## ember
==> flow/design.v (excerpt) <==
module FreqCounter(
	 input clock,
	 input reset,
	 input IPS_left,
     input IPS_mid,
     input IPS_right,
	 input signalleftred,
	 input signalleftblue,
	 input signalrightred,
	 input signalrightblue,	 
	 output right_red,
	 output left_red,
	 output left_forward,
     output left_backward,
     output right_forward,
     output right_backward,
	 output a, b, c, d, e, f, g,  
     output [3:0]an
    );
Size in the first run: about 3,800 cells after synthesis, about 480 flip-flops, ~26 I/O pins, about 28,000 sq um of cells after synthesis.
Settings: LEC_CHECK=0, ABC_AREA=1, CAP_MARGIN=20, CORE_MARGIN=2, CORE_UTILIZATION=72, CTS_CLUSTER_SIZE=15, HOLD_SLACK_MARGIN=0.3, PLACE_DENSITY_LB_ADDON=0.01, SETUP_SLACK_MARGIN=-0.15, SLEW_MARGIN=20; clock period 5.05 ns.
run.sh (not shown) runs the stock make flow with config.mk's settings and CLKGATE_MAP_FILE=.
Status ember: flow complete, layout not clean - setup timing
The following lists how fjord was set up differently from ember:
Settings: PLACE_DENSITY_LB_ADDON no longer set, was 0.01; SETUP_SLACK_MARGIN no longer set, was -0.15; ABC_AREA no longer set, was 1; CTS_CLUSTER_SIZE no longer set, was 15; CORE_UTILIZATION now 40, was 72; HOLD_SLACK_MARGIN no longer set, was 0.3; the clock period (ns, I/O delays scaled along) now 8.07, was 5.05.
==> comparison <==
In fjord the sequential-to-total area share from yosys stat turned out 3.1 points higher than in ember. Re final-layout setup total negative slack: fjord is 11.19 ns up on ember. fjord finished all stages; the layout is clean. In the metrics for fjord and ember, the one carrying the higher ratio of final minimum period to clock period is ember. fjord vs ember — worst hold path stage count rose 1. Between fjord and ember, it is fjord whose width of the die is higher, by about 28%. Against ember, fjord reports a final area that is lower.
--- input diff fjord..zinc ---
Settings: swapping 40 for 70 in CORE_UTILIZATION; putting CTS_CLUSTER_SIZE at 22 where nothing was set; swapping 8.07 for 6.16 in the clock period (ns, I/O delays scaled along).
==> comparison <==
- [flow] zinc | stages: complete | final checks: fail | reason: setup timing
- When zinc is measured against fjord, its non-clock buffer count turns out 150 higher.
- Higher power goes to zinc over fjord.
- Fill cell total of the finished layout: zinc lower than fjord
- Delta (zinc minus fjord): summed area of non-filler cells in the final layout rose 1500 sq um, flop share of the area fell 1.6 points, worst path arrival time fell 1.06 ns.
- Clock-buffer cell count, zinc vs fjord: down by more than 10%
- zinc vs fjord: first-iteration DRC count up
- Compared with fjord, zinc shows a higher wire length of the first global-routing pass.
- For number of placement rows, dividing the value from zinc by the value from fjord gives 0.75.
Input changes introduced in xenon (baseline for comparison: zinc):
Settings: CTS_CLUSTER_SIZE now 69, was 22; HOLD_SLACK_MARGIN now 0.05, previously not set; CORE_UTILIZATION now 40, was 70; the clock period (ns, I/O delays scaled along) now 9.32, was 6.16.
[summary]
xenon completed every stage of the flow, and the final layout passed the timing, design-rule and antenna checks. On sequential share of power: between zinc and xenon, it ends up higher for xenon. The met2 routing resource usage after global routing of xenon falls short of that of zinc by 24 points. Measured against each other, zinc and xenon differ in count of buffers added by post-CTS timing repair for setup, the higher figure coming from zinc. Going from zinc to xenon, non-clock buffer count shows a reduction of 157; logic depth of the worst register-to-register path shows no meaningful change. Going from zinc to xenon, summed area of non-filler cells in the final layout dropped 5.3%; via count now sits lower; critical path depth went down 3; placed cell count climbed about 8%. Diff zinc and xenon: clock group share of total power higher in xenon. Where clock network power consumption is concerned, zinc is outperformed by xenon.

========
FreqCounter again, from the RTL that the note above started with.
==> flow/config.mk <==
export PLATFORM = sky130hd
export DESIGN_NAME = FreqCounter
export DESIGN_NICKNAME = FreqCounter
export VERILOG_FILES = /design/flow/design.v
export SDC_FILE = /design/flow/constraint.sdc
export NUM_CORES = 4
export LEC_CHECK = 0
export ABC_AREA = 1
export CAP_MARGIN = 20
export CORE_MARGIN = 2
export CORE_UTILIZATION = 67
export SLEW_MARGIN = 20
==> flow/constraint.sdc <==
create_clock -name core_clock -period 4.82 [get_ports {clock}]
set_input_delay 0.9640 -clock core_clock [delete_from_list [all_inputs] [get_ports {clock}]]
set_output_delay 0.9640 -clock core_clock [all_outputs]
set_load 0.01 [all_outputs]
The baseline reached the layout checks and failed them: setup timing.
Edit:
--- a/flow/config.mk
+++ b/flow/config.mk
@@ -10,3 +10,4 @@
 export CORE_MARGIN = 2
-export CORE_UTILIZATION = 67
+export CORE_UTILIZATION = 69
 export SLEW_MARGIN = 20
+export TNS_END_PERCENT = 5
==> flow/constraint.sdc (replaced) <==
create_clock -name core_clock -period 5.8 [get_ports {clock}]
set_input_delay 1.1600 -clock core_clock [delete_from_list [all_inputs] [get_ports {clock}]]
set_output_delay 1.1600 -clock core_clock [all_outputs]
set_load 0.01 [all_outputs]
After rerunning: The changed run completed without violations. Synthesized area is unchanged. Utilization shrinks by 1.9 points. Register-to-register slack gains 0.79 ns. Power went down by a quarter to a third. Final area falls by a few percent. Clock-buffer cell count is higher by 8. Routed wire length is lower by a few percent. Die size fell by a few percent. Sequential power goes down by about a fifth. Clock skew falls by 0.019 ns.
Edit:
--- a/flow/config.mk
+++ b/flow/config.mk
@@ -7,7 +7,6 @@
 export LEC_CHECK = 0
-export ABC_AREA = 1
 export CAP_MARGIN = 20
 export CORE_MARGIN = 2
-export CORE_UTILIZATION = 69
+export CORE_UTILIZATION = 67
+export SETUP_SLACK_MARGIN = 1.8
 export SLEW_MARGIN = 20
-export TNS_END_PERCENT = 5
==> flow/constraint.sdc (replaced) <==
create_clock -name core_clock -period 6.53 [get_ports {clock}]
set_input_delay 1.3060 -clock core_clock [delete_from_list [all_inputs] [get_ports {clock}]]
set_output_delay 1.3060 -clock core_clock [all_outputs]
set_load 0.01 [all_outputs]
=> The changed run finished clean. Worst setup slack gains 0.096 ns. Synthesized cell count fell by 26%. Routed wire length fell by 17%. Total power fell by 46%. Area after synthesis fell by about 8%. Combinational power fell by about 90%.

========
FreqCounter again, from the RTL that the note above started with.
==> flow/config.mk <==
export PLATFORM = sky130hd
export DESIGN_NAME = FreqCounter
export DESIGN_NICKNAME = FreqCounter
export VERILOG_FILES = /design/flow/design.v
export SDC_FILE = /design/flow/constraint.sdc
export NUM_CORES = 4
export LEC_CHECK = 0
export CAP_MARGIN = 20
export CELL_PAD_IN_SITES_DETAIL_PLACEMENT = 2
export CORE_ASPECT_RATIO = 1.01
export CORE_MARGIN = 7
export CORE_UTILIZATION = 68
export CTS_CLUSTER_SIZE = 90
export GPL_ROUTABILITY_DRIVEN = 0
export HOLD_SLACK_MARGIN = 0.05
export MAX_ROUTING_LAYER = met5
export MIN_ROUTING_LAYER = met2
export SETUP_SLACK_MARGIN = 1.54
export SLEW_MARGIN = 25
export TNS_END_PERCENT = 10
==> flow/constraint.sdc <==
create_clock -name core_clock -period 5.89 [get_ports {clock}]
set_input_delay 1.1780 -clock core_clock [delete_from_list [all_inputs] [get_ports {clock}]]
set_output_delay 1.1780 -clock core_clock [all_outputs]
set_load 0.01 [all_outputs]
The baseline aborted during 3_5_place_dp.
Rerun with:
Settings changed: ABC_AREA from default to 1, CELL_PAD_IN_SITES_DETAIL_PLACEMENT 2 to default, CORE_ASPECT_RATIO 1.01 to default, CORE_MARGIN 7 to 2, CORE_UTILIZATION 68 to 72, CTS_CLUSTER_SIZE 90 to default, GPL_ROUTABILITY_DRIVEN 0 to default, HOLD_SLACK_MARGIN 0.05 to default, MAX_ROUTING_LAYER met5 to default, MIN_ROUTING_LAYER met2 to default, PLACE_DENSITY_LB_ADDON from default to 0.01, SETUP_SLACK_MARGIN 1.54 to 1.12, SLEW_MARGIN 25 to 20, TNS_END_PERCENT 10 to default.
Clock period 5.89 ns to 6.64 ns, I/O delays scaled along.
The changed run finished with timing, DRC and antenna clean; synthesized area rises by roughly a tenth; synthesized cell count rises by a quarter to a third; die area falls by a few percent.
Rerun with:
Settings changed: CORE_UTILIZATION 72 to 70, CTS_CLUSTER_SIZE from default to 73, PLACE_DENSITY_LB_ADDON 0.01 to default, SETUP_SLACK_MARGIN 1.12 to default.
Clock period 6.64 ns to 5.32 ns, I/O delays scaled along.
Outcome: With this change the flow finished but failed the layout checks on negative setup slack. Global-route usage rose by 0.56 points. Utilization rose by 0.42 points. Total power rose by about 30%.
Rerun with:
Settings changed: CORE_UTILIZATION 70 to 72, CTS_CLUSTER_DIAMETER from default to 359, CTS_CLUSTER_SIZE 73 to 14, SETUP_SLACK_MARGIN from default to 0.94.
Clock period 5.32 ns to 8.15 ns, I/O delays scaled along.
Result: Now the flow completed with no timing, DRC or antenna violations. First-iteration DRC count is lower by 20%. Die size goes down by about 2.7%. Sequential share of layout area increases by 3.7 points. Area after synthesis stays the same. Synthesized cell count does not change.

========
Setup of run A:
Starting RTL as in the previous note.
==> flow/design.v (excerpt) <==
module FreqCounter(
	 input clock,
	 input reset,
	 input IPS_left,
     input IPS_mid,
     input IPS_right,
	 input signalleftred,
	 input signalleftblue,
	 input signalrightred,
	 input signalrightblue,	 
	 output right_red,
	 output left_red,
	 output left_forward,
     output left_backward,
     output right_forward,
     output right_backward,
	 output a, b, c, d, e, f, g,  
     output [3:0]an
    );
Settings: LEC_CHECK=0, CAP_MARGIN=40, CELL_PAD_IN_SITES_DETAIL_PLACEMENT=1, CORE_MARGIN=2, CORE_UTILIZATION=42, CTS_CLUSTER_DIAMETER=353, GPL_ROUTABILITY_DRIVEN=1, GPL_TIMING_DRIVEN=1, MAX_ROUTING_LAYER=met5, SLEW_MARGIN=20; clock period 7.56 ns.
Input changes introduced in run B (baseline for comparison: run A):
- MAX_ROUTING_LAYER removed (was met5)
- GPL_TIMING_DRIVEN removed (was 1)
- CORE_UTILIZATION changed from 42 to 70
- CAP_MARGIN changed from 40 to 20
- GPL_ROUTABILITY_DRIVEN removed (was 1)
- CTS_CLUSTER_DIAMETER removed (was 353)
- CELL_PAD_IN_SITES_DETAIL_PLACEMENT removed (was 1)
- the clock period (ns, I/O delays scaled along) changed from 7.56 to 6.16
## What came out
Ran to the end and failed final checks on setup timing: run B. Run B has cell internal power dissipation above what run A had. The final number of setup-violating endpoints in run B sits 1 above the value recorded for run A. Diff run A -> run B: required time of the worst setup path shows a reduction of 1.38 ns; sum of internal, switching and leakage power has increased; setup slack of the worst register-to-register path shrank by 0.57 ns; maximum frequency increased by 0.018 GHz relative to the old numbers. Compared with run A, the detailed router inserted more vias in run B. Run B vs run A — initial antenna violation count rose 1. Final critical-path required period delta for run B relative to run A: 0.83 ns lower.
The inputs of run C differ from those of run B as listed below.
- changing CORE_UTILIZATION from 70 to 65
- setting SETUP_SLACK_MARGIN to 1.9 for the first time
- changing the clock period (ns, I/O delays scaled along) from 6.16 to 7.33
--- outcome ---
- Summary of run C over run B: share of power burned in combinational logic shrank by 0.9 points, count of instances resized after the clock tree is built increased 27.
- Run C: flow completed, timing, DRC and antenna clean
- [run B] flow finished | final checks: failed | reasons: setup timing
- On headroom to the max-slew limit, run B beats run C.
- Summary of run C over run B: total power per unit cell area fell 14%, arithmetic-cell share of the synthesized area counting full adders, half adders and majority gates closely matched the old numbers, sum of routed wire segments on met1 went down, mean routed wirelength per cell -0.76 um, residual antenna-violating net count after detailed routing barely changed.
- [compare] base=run B new=run C: fill cell total of the finished layout picked up an extra 600, starting density of the core moved down, sequential share of power -0.5 points.
Relative to run C, the following input files were edited for run D:
- setting CTS_CLUSTER_SIZE to 15 for the first time
- setting ABC_AREA to 1 for the first time
- setting PLACE_DENSITY_LB_ADDON to 0.01 for the first time
- changing CORE_UTILIZATION from 65 to 72
- changing SETUP_SLACK_MARGIN from 1.9 to 1.76
- changing the clock period (ns, I/O delays scaled along) from 7.33 to 7.12
Compared with run C, run D shows via count that has gone up by more than a quarter.
In the reports for run C and run D, the larger critical path data arrival time belongs to run C.
Going from run C to run D, wire length after detailed routing grew by more than a quarter.

========
Starting RTL as in the previous note.
export LEC_CHECK = 0
export CAP_MARGIN = 20
export CELL_PAD_IN_SITES_DETAIL_PLACEMENT = 1
export CORE_MARGIN = 2
export CORE_UTILIZATION = 18
export GPL_ROUTABILITY_DRIVEN = 1
export PLACE_DENSITY_LB_ADDON = 0.26
export SLEW_MARGIN = 20
create_clock -name core_clock -period 4.68 [get_ports {clock}]
The first run produced a layout that fails on setup timing.
Edit:
CELL_PAD_IN_SITES_DETAIL_PLACEMENT = default   (was 1)
CORE_UTILIZATION = 72   (was 18)
GPL_ROUTABILITY_DRIVEN = default   (was 1)
PLACE_DENSITY_LB_ADDON = 0.01   (was 0.26)
SETUP_SLACK_MARGIN = 1.92   (was default)
clock period = 7.07 ns   (was 4.68 ns; I/O delays follow)
What happened: The changed run completed without violations; final cell count shrinks by 32%; sequential power decreases by 34%; global-route usage increases by 22 points.
Edit:
CORE_UTILIZATION = 9   (was 72)
PLACE_DENSITY_LB_ADDON = default   (was 0.01)
SETUP_SLACK_MARGIN = default   (was 1.92)
clock period = 10.9 ns   (was 7.07 ns; I/O delays follow)
After rerunning:
- The changed run completed without violations
- routed wire length drops by a few percent
- via count drops by a little under a tenth
- total power drops by a quarter to a third
- global-route usage drops by 27 points
- final cell count climbs by well over a third
- synthesized area is unchanged

========
FreqCounter again, from the RTL that the note above started with.
make LEC_CHECK=0 ABC_AREA=1 CAP_MARGIN=20 CORE_MARGIN=10 CORE_UTILIZATION=40 MIN_ROUTING_LAYER=met1 SLEW_MARGIN=15 TNS_END_PERCENT=40 finish   # period 6.74 ns
Rerun with:
--- a/flow/config.mk
+++ b/flow/config.mk
@@ -6,8 +6,11 @@
 export NUM_CORES = 4
 export LEC_CHECK = 0
-export ABC_AREA = 1
+export ABC_AREA = 0
 export CAP_MARGIN = 20
+export CELL_PAD_IN_SITES_DETAIL_PLACEMENT = 2
 export CORE_MARGIN = 10
-export CORE_UTILIZATION = 40
+export CORE_UTILIZATION = 31
+export GPL_TIMING_DRIVEN = 1
+export MAX_ROUTING_LAYER = met4
 export MIN_ROUTING_LAYER = met1
 export SLEW_MARGIN = 15
Outcome: The changed run finished but fails on setup timing. Routed wire length climbs by well over a third. Sequential cell count is unchanged. Maximum frequency drops by roughly a tenth. Final cell count drops by about a fifth. Die size climbs by about a fifth. Final area drops by a few percent. Sequential power drops by roughly a tenth. Via count climbs slightly. Synthesized cell count drops by a quarter to a third.
No activity file was given, so power comes from the tool's default toggle rates.
